Setup of main:
==> flow/design.v (excerpt) <==
module alu_top #(
    parameter A_WIDTH_TOP = 16,
    parameter B_WIDTH_TOP = 16
) (
    input   CLK,rst,
    input   [3 : 0] ALU_FUNC,
    input   [A_WIDTH_TOP - 1 : 0] A,
    input   [B_WIDTH_TOP - 1 : 0] B,
    output  [A_WIDTH_TOP + B_WIDTH_TOP - 1 : 0] Arith_OUT, Logic_OUT, CMP_OUT,Shift_OUT,
    output  Carry_OUT, Arith_Flag, Logic_Flag, CMP_Flag, Shift_Flag
);
Size in the first run: ~73 flip-flops, roughly 37000 µm² of cells after synthesis.
Settings: LEC_CHECK=0, ABC_AREA=1, CAP_MARGIN=15, CELL_PAD_IN_SITES_DETAIL_PLACEMENT=2, CELL_PAD_IN_SITES_GLOBAL_PLACEMENT=3, CORE_ASPECT_RATIO=1.84, CORE_MARGIN=3, CORE_UTILIZATION=40, CTS_CLUSTER_SIZE=100, GPL_ROUTABILITY_DRIVEN=0, MIN_ROUTING_LAYER=met1, PLACE_DENSITY_LB_ADDON=0.22, SETUP_SLACK_MARGIN=5.0, SLEW_MARGIN=20, TNS_END_PERCENT=90; clock period 130.0 ns.
run.sh (not shown) runs the stock make flow with config.mk's settings and CLKGATE_MAP_FILE=.
The inputs of the feature branch differ from those of main as listed below.
# main
export LEC_CHECK = 0
export ABC_AREA = 1
export CAP_MARGIN = 15
export CELL_PAD_IN_SITES_DETAIL_PLACEMENT = 2
export CELL_PAD_IN_SITES_GLOBAL_PLACEMENT = 3
export CORE_ASPECT_RATIO = 1.84
export CORE_MARGIN = 3
export CORE_UTILIZATION = 40
export CTS_CLUSTER_SIZE = 100
export GPL_ROUTABILITY_DRIVEN = 0
export MIN_ROUTING_LAYER = met1
export PLACE_DENSITY_LB_ADDON = 0.22
export SETUP_SLACK_MARGIN = 5.0
export SLEW_MARGIN = 20
export TNS_END_PERCENT = 90
create_clock -name core_clock -period 130.0 [get_ports {CLK}]
# the feature branch
export LEC_CHECK = 0
export CAP_MARGIN = 20
export CORE_ASPECT_RATIO = 1.73
export CORE_MARGIN = 9
export CORE_UTILIZATION = 65
export PLACE_DENSITY_LB_ADDON = 0.02
export SLEW_MARGIN = 20
export TNS_END_PERCENT = 10
create_clock -name core_clock -period 130.0 [get_ports {CLK}]
Notes after the runs:
The feature branch finished every step from synthesis to the final layout, and the layout passed the timing, DRC and antenna checks.
In the tables for main and the feature branch, setup slack reads lower with the feature branch.
Worst hold slack: the feature branch worse than main
The feature branch vs. main: synthesis-to-layout area growth moved down.

---

Setup of v17:
Starting RTL as in the previous note.
// alu_top
module alu_top #(
    parameter A_WIDTH_TOP = 16,
    parameter B_WIDTH_TOP = 16
) (
    input   CLK,rst,
    input   [3 : 0] ALU_FUNC,
    input   [A_WIDTH_TOP - 1 : 0] A,
    input   [B_WIDTH_TOP - 1 : 0] B,
    output  [A_WIDTH_TOP + B_WIDTH_TOP - 1 : 0] Arith_OUT, Logic_OUT, CMP_OUT,Shift_OUT,
    output  Carry_OUT, Arith_Flag, Logic_Flag, CMP_Flag, Shift_Flag
);
export LEC_CHECK = 0
export CAP_MARGIN = 20
export CORE_ASPECT_RATIO = 1.36
export CORE_MARGIN = 8
export CORE_UTILIZATION = 23
export GPL_TIMING_DRIVEN = 0
export HOLD_SLACK_MARGIN = 0.02
export MAX_ROUTING_LAYER = met4
export MIN_ROUTING_LAYER = met2
export PLACE_DENSITY = 0.69
export SLEW_MARGIN = 15
export TNS_END_PERCENT = 15
create_clock -name core_clock -period 178.0 [get_ports {CLK}]
To summarise v17: no stage aborted, but the layout did not pass its checks, failing on design-rule violations.
Changes in v2 relative to v17:
- SLEW_MARGIN now 20, was 15
- CORE_MARGIN now 2, was 8
- HOLD_SLACK_MARGIN no longer set, was 0.02
- GPL_TIMING_DRIVEN no longer set, was 0
- PLACE_DENSITY no longer set, was 0.69
- MIN_ROUTING_LAYER no longer set, was met2
- CORE_UTILIZATION now 65, was 23
- CORE_ASPECT_RATIO no longer set, was 1.36
- TNS_END_PERCENT no longer set, was 15
- the clock period (ns, I/O delays scaled along) now 105.0, was 178.0
## What came out
Having completed the whole flow, v2 delivered a layout that passed the timing, DRC and antenna checks. Diff v2 and v17: utilization after layout lower in v17. For v2, the critical path's slowest cell was sky130_fd_sc_hd__or4_4, unlike v17, where it was sky130_fd_sc_hd__o21ai_1. From v17 to v2 the numbers moved as follows: met2 wire length down about 20%, clock buffer count down 3, critical path depth down 6.8%, number of gates given a new drive strength after cts up 14, non-clock inverter count in the final layout flat. v17 vs v2, source of the critical timing path: B[0] vs B[13].

---

Starting RTL as in the previous note.
## alu_top
module alu_top #(
    parameter A_WIDTH_TOP = 16,
    parameter B_WIDTH_TOP = 16
) (
    input   CLK,rst,
    input   [3 : 0] ALU_FUNC,
    input   [A_WIDTH_TOP - 1 : 0] A,
    input   [B_WIDTH_TOP - 1 : 0] B,
    output  [A_WIDTH_TOP + B_WIDTH_TOP - 1 : 0] Arith_OUT, Logic_OUT, CMP_OUT,Shift_OUT,
    output  Carry_OUT, Arith_Flag, Logic_Flag, CMP_Flag, Shift_Flag
);
clock: 126.0 ns
lec_check: 0
abc_area: 1
cap_margin: 20
core_margin: 2
core_utilization: 72
cts_cluster_size: 100
place_density_lb_addon: 0.02
slew_margin: 20
==> next run, changes <==
ABC_AREA = unset   (was 1)
CORE_UTILIZATION = 29   (was 72)
CTS_CLUSTER_SIZE = unset   (was 100)
PLACE_DENSITY_LB_ADDON = unset   (was 0.02)
clock period = 131.0 ns   (was 126.0 ns; I/O delays follow)
Result: The changed run ran to the end with no violations; first-iteration DRC count went down by roughly a tenth; via count went down by a few percent; cell area went up slightly; routed wire length went up by roughly a tenth; count of clock-buffer cells in the layout went up by 1.
==> next run, changes <==
CORE_UTILIZATION = 12   (was 29)
clock period = 204.0 ns   (was 131.0 ns; I/O delays follow)
Synthesized cell count stays the same.
Sequential cell count is unchanged.
Cell count rose by about 36%.
Via count rose by about 0.7%.
==> next run, changes <==
CORE_ASPECT_RATIO = 0.71   (was unset)
CORE_UTILIZATION = 40   (was 12)
TNS_END_PERCENT = 90   (was unset)
clock period = 130.0 ns   (was 204.0 ns; I/O delays follow)
Outcome: Design area falls by a little under a tenth; synthesized cell count is unchanged; area after synthesis is unchanged; critical path depth rose by 12; worst setup slack loses 60000 ps.
